==> trial 44 <==
==> flow/design.v (excerpt) <==
module FAdd(
    input rst,
    input clk,
    input  [31:0]               a,
    input  [31:0]               b,
    output reg [31:0]           c,
    output reg [2:0]           state
);
    parameter NAN = 32'b01111111100000000000000000000001;  
    parameter ZERO = 32'b0;  
    wire a_s = a[31];
    wire b_s = b[31];
    wire [7:0] a_e = a[30:23];
    wire [7:0] b_e = b[30:23];
    wire [22:0] a_m = a[22:0];
    wire [22:0] b_m = b[22:0];
    wire a_e_max = a_e == 8'b11111111;
    wire b_e_max = b_e == 8'b11111111;
    wire a_e_min = a_e == 8'b0;
    wire b_e_min = b_e == 8'b0;
    wire a_m_min = a_m == 23'b0;
    wire b_m_min = b_m == 23'b0;
    wire a_inf = a_e_max & a_m_min;
    wire b_inf = b_e_max & b_m_min;
    wire a_nan = a_e_max & ~a_m_min;
    wire b_nan = b_e_max & ~b_m_min;
    wire a_zero = a_e_min & a_m_min;
    wire b_zero = b_e_min & b_m_min;
    wire a_denorm = a_e_min & ~a_m_min;
    wire b_denorm = b_e_min & ~b_m_min;
    wire inverse = (a_s ^ b_s) & (a_e == b_e) & (a_m == b_m);
    wire special_case = a_nan | b_nan | a_inf | b_inf | a_zero | b_zero | inverse;
    wire [31:0] special_output = (a_nan | b_nan) ? NAN :
    a_inf ? ((b_inf & (a_s ^ b_s)) ? NAN : a) :
    b_inf ? b :
    a_zero ? ((b_zero & (a_s ^ b_s) ? ZERO : b)) :
    b_zero ? a :
    inverse ? ZERO : 32'hffffffff;
    reg a_sign;
    reg b_sign;
  ...
Settings: LEC_CHECK=0, ABC_AREA=1, CAP_MARGIN=0, CORE_MARGIN=2, CORE_UTILIZATION=72, CTS_CLUSTER_DIAMETER=350, CTS_CLUSTER_SIZE=96, PLACE_DENSITY=0.37, SETUP_SLACK_MARGIN=0.46, SLEW_MARGIN=20; clock period 3.06 ns.
run.sh (not shown) runs the stock make flow with config.mk's settings and CLKGATE_MAP_FILE=.
==> build 8 (differences from trial 44) <==
==> flow/config.mk (replaced) <==
export PLATFORM = sky130hd
export DESIGN_NAME = FAdd
export DESIGN_NICKNAME = FAdd
export VERILOG_FILES = /design/flow/design.v
export SDC_FILE = /design/flow/constraint.sdc
export NUM_CORES = 4
export LEC_CHECK = 0
export CAP_MARGIN = 20
export CORE_MARGIN = 2
export CORE_UTILIZATION = 40
export SLEW_MARGIN = 20
==> flow/constraint.sdc (replaced) <==
create_clock -name core_clock -period 10.0 [get_ports {clk}]
set_input_delay 2.0000 -clock core_clock [delete_from_list [all_inputs] [get_ports {clk}]]
set_output_delay 2.0000 -clock core_clock [all_outputs]
set_load 0.01 [all_outputs]
==> build 49 (differences from trial 44) <==
==> flow/config.mk (replaced) <==
export PLATFORM = sky130hd
export DESIGN_NAME = FAdd
export DESIGN_NICKNAME = FAdd
export VERILOG_FILES = /design/flow/design.v
export SDC_FILE = /design/flow/constraint.sdc
export NUM_CORES = 4
export LEC_CHECK = 0
export CAP_MARGIN = 20
export CORE_MARGIN = 2
export CORE_UTILIZATION = 68
export HOLD_SLACK_MARGIN = -0.09
export SLEW_MARGIN = 20
==> flow/constraint.sdc (replaced) <==
create_clock -name core_clock -period 3.66 [get_ports {clk}]
set_input_delay 0.7320 -clock core_clock [delete_from_list [all_inputs] [get_ports {clk}]]
set_output_delay 0.7320 -clock core_clock [all_outputs]
set_load 0.01 [all_outputs]
==> results <==
Build 49 finished but fails on negative setup slack. Build 8 completed with no timing, DRC or antenna violations. Trial 44 stopped in 5_1_grt.
In build 49 the die area is smaller than in trial 44, by about 11%.
In synthesized area, build 8 and build 49 do not differ.
In build 8 the sequential share of layout area is higher than in build 49, by 1.2 points.
Against build 49, the sequential power of build 8 is smaller by 63%.
Against build 8, the via count of build 49 is higher by about 9%.
Between build 49 and build 8, the lower critical path depth is in build 8 (gap 5).
Of build 49 and build 8, build 8 has the higher routed wire length (gap 2.5%, measured against build 8).
Power: build 8 is smaller than build 49 (65%).
Against build 49, the clock skew of build 8 is higher by 0.0027 ns.

---

==> v37: inputs <==
==> flow/design.v <==
module FAdd(
    input rst,
    input clk,
    input  [31:0]               a,
    input  [31:0]               b,
    output reg [31:0]           c,
    output reg [2:0]           state
);
    parameter NAN = 32'b01111111100000000000000000000001;  
    parameter ZERO = 32'b0;  
    wire a_s = a[31];
    wire b_s = b[31];
    wire [7:0] a_e = a[30:23];
    wire [7:0] b_e = b[30:23];
    wire [22:0] a_m = a[22:0];
    wire [22:0] b_m = b[22:0];
    wire a_e_max = a_e == 8'b11111111;
    wire b_e_max = b_e == 8'b11111111;
    wire a_e_min = a_e == 8'b0;
    wire b_e_min = b_e == 8'b0;
    wire a_m_min = a_m == 23'b0;
    wire b_m_min = b_m == 23'b0;
    wire a_inf = a_e_max & a_m_min;
    wire b_inf = b_e_max & b_m_min;
    wire a_nan = a_e_max & ~a_m_min;
    wire b_nan = b_e_max & ~b_m_min;
    wire a_zero = a_e_min & a_m_min;
    wire b_zero = b_e_min & b_m_min;
    wire a_denorm = a_e_min & ~a_m_min;
    wire b_denorm = b_e_min & ~b_m_min;
    wire inverse = (a_s ^ b_s) & (a_e == b_e) & (a_m == b_m);
    wire special_case = a_nan | b_nan | a_inf | b_inf | a_zero | b_zero | inverse;
    wire [31:0] special_output = (a_nan | b_nan) ? NAN :
    a_inf ? ((b_inf & (a_s ^ b_s)) ? NAN : a) :
    b_inf ? b :
    a_zero ? ((b_zero & (a_s ^ b_s) ? ZERO : b)) :
    b_zero ? a :
    inverse ? ZERO : 32'hffffffff;
    reg a_sign;
    reg b_sign;
    reg [26:0] a_add;
    reg [26:0] b_add;
    reg [7:0] a_exp;
    reg [7:0] b_exp;
    parameter READ = 3'd0,
    ALIGN = 3'd1,
    ADD = 3'd2,
    NORM = 3'd3,
    DENORM = 3'd4,
    ROUND = 3'd5,
    PACK = 3'd6,
    OUTPUT = 3'd7;
    reg c_sign;
    reg[27:0] c_add;
    reg[7:0] c_exp;
always @(posedge clk) begin
if (!rst) begin
    state <= READ;
end
else begin
case (state)
READ: begin
    a_sign <= a_s;
    b_sign <= b_s;
    a_add <= {~a_denorm, a_m, 3'b0};
    b_add <= {~b_denorm, b_m, 3'b0};
    a_exp <= a_denorm ? 8'b1 : a_e;
    b_exp <= b_denorm ? 8'b1 : b_e;
    c <= special_output;
    state <= special_case ? OUTPUT : ALIGN;
end
ALIGN: begin
    if (a_exp > b_exp) begin
        b_exp <= b_exp + 1;
        b_add <= b_add >> 1;
        b_add[0] <= b_add[0] | b_add[1];  
    end else if (a_exp < b_exp) begin
        a_exp <= a_exp + 1;
        a_add <= a_add >> 1;
        a_add[0] <= a_add[0] | a_add[1];
    end else begin
        state <= ADD;
    end
end
ADD: begin
    c_exp <= a_exp;
    if (a_sign == b_sign) begin
        c_add <= a_add + b_add;
        c_sign <= a_sign;
    end else if (a_add > b_add) begin
        c_add <= a_add - b_add;
        c_sign <= a_sign;
    end else begin
        c_add <= b_add - a_add;
        c_sign <= b_sign;
    end
    state <= NORM;
end
NORM: begin
    if (c_add[27]) begin  
        c_exp <= c_exp + 1;
        c_add <= c_add >> 1;
        c_add[0] <= c_add[0] | c_add[1];
    end else if (~c_add[26] & c_exp != 8'b0) begin  
        c_exp <= c_exp - 1;
        c_add <= c_add << 1;
    end else begin
        state <= DENORM;
    end
end
DENORM: begin
    if (c_exp == 8'b0) begin  
        c_exp <= c_exp + 1;
        c_add <= c_add >> 1;
        c_add[0] <= c_add[0] | c_add[1];
    end
    state <= ROUND;
end
ROUND: begin
    if (c_add[2] & (c_add[1] | c_add[0] | c_add[3])) begin
        c_add <= c_add + 4'b1000;
    end
    state <= PACK;
end
PACK: begin
    c[31] <= c_sign;
    c[22:0] <= c_add[25:3];
    if (c_exp == 8'b11111111) begin  
        c[30:0] <= {8'b11111111, 23'b0};
    end else if (c_add[27]) begin  
        c[30:23] <= c_exp + 1;
    end else if (~c_add[26]) begin  
        c[30:23] <= c_exp - 1;
    end else begin
        c[30:23] <= c_exp;
    end
    state <= OUTPUT;
end
OUTPUT: begin
end
endcase
end
end
endmodule
==> flow/run.sh <==
#!/bin/bash
# the make line also repeats each setting of config.mk as NAME=value (left out here)
make -C /OpenROAD-flow-scripts/flow DESIGN_CONFIG=/design/flow/config.mk WORK_HOME=/design/flow/orfs CLKGATE_MAP_FILE= finish
==> flow/config.mk <==
export PLATFORM = sky130hd
export DESIGN_NAME = FAdd
export DESIGN_NICKNAME = FAdd
export VERILOG_FILES = /design/flow/design.v
export SDC_FILE = /design/flow/constraint.sdc
export NUM_CORES = 4
export LEC_CHECK = 0
export ABC_AREA = 1
export CAP_MARGIN = 40
export CORE_ASPECT_RATIO = 0.7
export CORE_MARGIN = 2
export CORE_UTILIZATION = 72
export CTS_CLUSTER_DIAMETER = 350
export CTS_CLUSTER_SIZE = 96
export PLACE_DENSITY = 0.37
export SLEW_MARGIN = 20
==> flow/constraint.sdc <==
create_clock -name core_clock -period 3.06 [get_ports {clk}]
set_input_delay 0.6120 -clock core_clock [delete_from_list [all_inputs] [get_ports {clk}]]
set_output_delay 0.6120 -clock core_clock [all_outputs]
set_load 0.01 [all_outputs]
==> v38 (differences from v37) <==
Settings changed: ABC_AREA 1 to unset, CAP_MARGIN 40 to 20, CORE_ASPECT_RATIO 0.7 to unset, CTS_CLUSTER_DIAMETER 350 to 384, CTS_CLUSTER_SIZE 96 to 100, SETUP_SLACK_MARGIN set to -0.69.
==> flow/constraint.sdc (replaced) <==
create_clock -name core_clock -period 7.16 [get_ports {clk}]
set_input_delay 1.4320 -clock core_clock [delete_from_list [all_inputs] [get_ports {clk}]]
set_output_delay 1.4320 -clock core_clock [all_outputs]
set_load 0.01 [all_outputs]
==> Table 3: Implementation characteristics <==
Implementation parameters

Parameter                              Value

Final timing
  Final hold slack    0.6573 ns

Clocking
  Clock slew at the register clock pins of the worst setup and hold paths    0.06 ns

Placed design
  Cell total after placement    1794

Worst setup path
  Worst Path Arrival    5.21 ns
  Number of buffer and inverter stages on the critical path    3

Routing
  Final wirelength    46360 um

Status
  Run status    finished clean

Synth
  Number of nets in the synthesized netlist    1707

Global route
  Met2 Usage GRT    73.84%

Floorplanning
  Die boundary height    138.6 um

Final layout
  Seq/total area    29.14%

Flow run
  Tool warnings    88
# the run above: v38

==> Table 3: Implementation characteristics <==
Implementation parameters

Parameter                              Value

Worst setup path
  Crit path kind    input pin to flip-flop

Placed design
  Cell total after placement    2930

Final timing
  Min setup slack post-route    -0.04485 ns
  Final hold slack    0.6010 ns
  Number of setup violations in the final report    4

Status
  Run status    failed layout checks
  Blocking Checks    negative setup slack

Flow run
  Tool warnings    85

Synth
  Number of nets in the synthesized netlist    2679

Routing
  Final wirelength    61420 um

Floorplanning
  Die boundary height    127.2 um

Global route
  Met2 Usage GRT    73.14%

Clocking
  Clock slew at the register clock pins of the worst setup and hold paths    0.07 ns

Final layout
  Seq/total area    23.64%
# the run above: v37

Power figures rest on the tool's default switching activity, not on a simulated workload.
